Design my_top_architecture, start of the top module:
module my_top_architecture (
    input clock,
    input resetn,
    input tunning,  
    input mode_switch,  
    input increment_button,  
    output wire [47:0] segment_out
);
Settings: LEC_CHECK=0, ABC_AREA=1, CAP_MARGIN=20, CORE_MARGIN=2, CORE_UTILIZATION=70, CTS_CLUSTER_DIAMETER=380, CTS_CLUSTER_SIZE=36, PLACE_DENSITY=0.64, SETUP_SLACK_MARGIN=2.85, SLEW_MARGIN=20; clock period 9.65 ns.
run.sh (not shown) runs the stock make flow with config.mk's settings and CLKGATE_MAP_FILE=.
The starting point never finished: it broke off in global routing (5_1_grt), error DPL-0038.
Then changed:
Settings changed: ABC_AREA 1 to not set, CORE_UTILIZATION 70 to 40, CTS_CLUSTER_DIAMETER 380 to not set, CTS_CLUSTER_SIZE 36 to not set, PLACE_DENSITY 0.64 to 0.6, SETUP_SLACK_MARGIN 2.85 to not set.
Clock period 9.65 ns to 14.4 ns, I/O delays scaled along.
This time the run finished with timing, DRC and antenna clean.
Area after synthesis is higher by 38%.
Synthesized cell count is higher by 20%.
Die area is higher by about 140%.
Then changed:
Settings changed: ABC_AREA set to 1, CAP_MARGIN 20 to 0, CELL_PAD_IN_SITES_DETAIL_PLACEMENT set to 2, CORE_MARGIN 2 to 6, CORE_UTILIZATION 40 to 34, CTS_CLUSTER_SIZE set to 75, GPL_ROUTABILITY_DRIVEN set to 0, MAX_ROUTING_LAYER set to met5, MIN_ROUTING_LAYER set to met1, PLACE_DENSITY 0.6 to not set, PLACE_DENSITY_LB_ADDON set to 0.05, SETUP_SLACK_MARGIN set to 0.49, SLEW_MARGIN 20 to 5, TNS_END_PERCENT set to 20.
Effect:
- final cell count came out lower by 10%
- register-to-register slack improved by 1.3 ns
- critical path depth came out higher by 81
- via count came out lower by 30%
Then changed:
Settings changed: CORE_ASPECT_RATIO set to 1.14, CTS_CLUSTER_DIAMETER set to 86, CTS_CLUSTER_SIZE 75 to 18, HOLD_SLACK_MARGIN set to 0.15, MIN_ROUTING_LAYER met1 to met2, PLACE_DENSITY set to 0.8, PLACE_DENSITY_LB_ADDON 0.05 to not set, SLEW_MARGIN 5 to 0.
Outcome: The changed run aborted during global routing (5_1_grt); synthesized area stays the same; die size stays flat; synthesized cell count does not change.
Then changed:
Settings changed: ABC_AREA 1 to not set, CAP_MARGIN 0 to 20, CELL_PAD_IN_SITES_DETAIL_PLACEMENT 2 to not set, CORE_ASPECT_RATIO 1.14 to not set, CORE_MARGIN 6 to 2, CORE_UTILIZATION 34 to 64, CTS_CLUSTER_DIAMETER 86 to not set, CTS_CLUSTER_SIZE 18 to not set, GPL_ROUTABILITY_DRIVEN 0 to not set, HOLD_SLACK_MARGIN 0.15 to not set, MAX_ROUTING_LAYER met5 to not set, MIN_ROUTING_LAYER met2 to not set, PLACE_DENSITY 0.8 to 0.6, SETUP_SLACK_MARGIN 0.49 to not set, SLEW_MARGIN 0 to 20, TNS_END_PERCENT 20 to not set.
The new run completed without violations.
Die area shrinks by 31%.
Synthesized area grows by 38%.
Synthesized cell count grows by 20%.
Then changed:
Settings changed: CORE_UTILIZATION 64 to 65.
Clock period 14.4 ns to 10.3 ns, I/O delays scaled along.
This time the run ended with an error in global routing (5_1_grt), error DPL-0038.
Synthesized cell count does not change.
Area after synthesis does not change.
Die area shrinks by 1.5%.

* * *

The RTL this note starts from:
==> flow/design.v <==
module edge_detector (
    input clock,
    input resetn,
    input increment_button,
    input tunning,
    output reg increment_signal
);
reg increment_button_prev;
reg reset_delay;  
always @(posedge clock or negedge resetn) begin
    if (!resetn) begin
        increment_button_prev <= 0;
        increment_signal <= 0;
        reset_delay <= 1'b1;  
    end else begin
        if (reset_delay != 1'b0) begin
            reset_delay <= reset_delay - 1'b1;
            increment_signal <= 0;  
        end else begin
            if (!increment_button_prev && increment_button && tunning) begin
                increment_signal <= 1;  
            end else begin
                increment_signal <= 0;  
            end
        end
        increment_button_prev <= increment_button;  
    end
end
endmodule
module my_counter #
(
    parameter counter_size = 31,
    parameter counter_limit = 32'd50000000
)
(
    input clock,
    input resetn,
    input enable,
    output reg [counter_size:0] counter
);
always @ (posedge clock or negedge resetn)
begin
    if (resetn == 1'b0) begin
        counter <= 'b0;
    end
    else begin
        if (enable == 1'b1) begin
            if (counter == counter_limit) begin
                counter <= 'b0;
            end
            else begin
                counter <= counter + 1'b1;
            end    
        end
        else begin
            counter <= counter;
        end
    end
end
endmodule
module my_signal_pulse #(
	parameter signal_period_one = 32'd50000000
)
(
input clock,
input resetn,
input [31:0] counter, 
output reg signal_gen
);
always @ (posedge clock or negedge resetn)
begin
  if(resetn == 1'b0) begin
    signal_gen <= 1'b0;
   end  
   else begin
	if(counter == signal_period_one) begin
		signal_gen <= 1'b1;
	end
	else begin
		signal_gen <= 1'b0;
	end
   end 
end
endmodule
module my_decoder (
    input clock,
    input resetn,
    input [31:0] seconds_in,
    input [31:0] minutes_in,
    input [31:0] hours_in,
    output reg [47:0] segment_out  
);
function [7:0] digit_to_segment;
    input [3:0] digit;
    case (digit)
        4'd0: digit_to_segment = 8'b11000000;  
        4'd1: digit_to_segment = 8'b11111001;  
        4'd2: digit_to_segment = 8'b10100100;  
        4'd3: digit_to_segment = 8'b10110000;  
        4'd4: digit_to_segment = 8'b10011001;  
        4'd5: digit_to_segment = 8'b10010010;  
        4'd6: digit_to_segment = 8'b10000010;  
        4'd7: digit_to_segment = 8'b11111000;  
        4'd8: digit_to_segment = 8'b10000000;  
        4'd9: digit_to_segment = 8'b10010000;  
        default: digit_to_segment = 8'b11000000;  
    endcase
endfunction
always @(posedge clock or negedge resetn) begin
    if (!resetn) begin
        segment_out <= {digit_to_segment(4'd0), digit_to_segment(4'd0), digit_to_segment(4'd0),
		  digit_to_segment(4'd0), digit_to_segment(4'd0), digit_to_segment(4'd0)};  
    end else begin
        if (seconds_in < 32'd60 && minutes_in < 32'd60 && hours_in < 32'd24) begin
            segment_out[7:0]   <= digit_to_segment(seconds_in % 10);  
            segment_out[15:8]  <= digit_to_segment(seconds_in / 10);  
            segment_out[23:16] <= digit_to_segment(minutes_in % 10);  
            segment_out[31:24] <= digit_to_segment(minutes_in / 10);  
            segment_out[39:32] <= digit_to_segment(hours_in % 10);    
            segment_out[47:40] <= digit_to_segment(hours_in / 10);    
        end else begin
            segment_out <= {digit_to_segment(4'd0), digit_to_segment(4'd0), digit_to_segment(4'd0), 
				digit_to_segment(4'd0), digit_to_segment(4'd0), digit_to_segment(4'd0)}; 
        end
    end
end
endmodule
module my_top_architecture (
    input clock,
    input resetn,
    input tunning,  
    input mode_switch,  
    input increment_button,  
    output wire [47:0] segment_out
);
wire [31:0] main_counter;
wire [31:0] seconds_counter;
wire [31:0] minutes_counter;
wire [31:0] hours_counter;
wire enable_seconds_counter;
wire enable_minutes_counter;
wire enable_hours_counter;
wire increment_signal;  
edge_detector edge_detector_inst (
    .clock(clock),
    .resetn(resetn),
    .increment_button(increment_button),
    .tunning(tunning),
    .increment_signal(increment_signal)
);
my_counter #(
    .counter_size(31),
    .counter_limit(32'd999)  
) main_counter_inst (
    .clock(clock),
    .resetn(resetn),
    .enable(1'b1),  
    .counter(main_counter)
);
my_signal_pulse #(
    .signal_period_one(32'd999)  
) my_signal_pulse_inst (
    .clock(clock),
    .resetn(resetn),
    .counter(main_counter),
    .signal_gen(enable_seconds_counter)  
);
my_counter #(
    .counter_size(31),
    .counter_limit(32'd59)  
) seconds_counter_inst (
    .clock(clock),
    .resetn(resetn),
    .enable(enable_seconds_counter && !tunning),  
    .counter(seconds_counter)
);
assign enable_minutes_counter = (enable_seconds_counter && (seconds_counter == 32'd59) && !tunning);
my_counter #(
    .counter_size(31),
    .counter_limit(32'd59)
) minutes_counter_inst (
    .clock(clock),
    .resetn(resetn),
    .enable(enable_minutes_counter || (increment_signal && mode_switch)),  
    .counter(minutes_counter)
);
assign enable_hours_counter = (enable_minutes_counter && (minutes_counter == 32'd59) && !tunning);
my_counter #(
    .counter_size(31),
    .counter_limit(32'd23)  
) hours_counter_inst (
    .clock(clock),
    .resetn(resetn),
    .enable(enable_hours_counter || (increment_signal && !mode_switch)),  
    .counter(hours_counter)
);
my_decoder my_decoder_inst (
    .clock(clock),
    .resetn(resetn),
    .seconds_in(seconds_counter),
    .minutes_in(minutes_counter),
    .hours_in(hours_counter),
    .segment_out(segment_out)
);
endmodule
clock: 16.5 ns
lec_check: 0
abc_area: 1
cap_margin: 20
core_margin: 2
core_utilization: 72
place_density: 0.6
slew_margin: 20
Rerun with:
- ABC_AREA: 1 -> unset
- CORE_UTILIZATION: 72 -> 40
- clock period: 16.5 -> 15.0 ns (I/O delays scaled with it)
The changed run went through all stages and came out clean.
Clock-buffer cell count went up by 2.
Clock skew is about the same.
Routed wire length went up by 76%.
Rerun with:
- clock period: 15.0 -> 12.0 ns (I/O delays scaled with it)
What happened: Design area came out higher by 8.6%. Maximum frequency came out higher by 21%. Utilization came out higher by 3.6 points. Non-clock buffer count came out higher by 140. Synthesized area is unchanged. Via count came out higher by 3.4%.
Rerun with:
- ABC_AREA: unset -> 1
- CORE_UTILIZATION: 40 -> 66
- SETUP_SLACK_MARGIN: unset -> 3.14
- SLEW_MARGIN: 20 -> 40
- With this change the flow stopped in global routing (5_1_grt) with ODB-0269
- die area goes down by 55%
- area after synthesis goes down by 27%
- synthesized cell count goes down by 16%
Rerun with:
- SETUP_SLACK_MARGIN: 3.14 -> unset
- SLEW_MARGIN: 40 -> 20
=> This time the run completed without violations. Synthesized cell count stays the same. Die area stays the same. Area after synthesis does not change.
Rerun with:
- ABC_AREA: 1 -> unset
- CORE_UTILIZATION: 66 -> 24
- clock period: 12.0 -> 21.0 ns (I/O delays scaled with it)
What happened:
- setup slack gets better by 6.0 ns
- core utilization came out lower by 53 points
- die size came out higher to 3.7 times its value
- via count came out higher by 43%
- critical path depth came out lower by 84
- global-route usage came out lower by 15 points
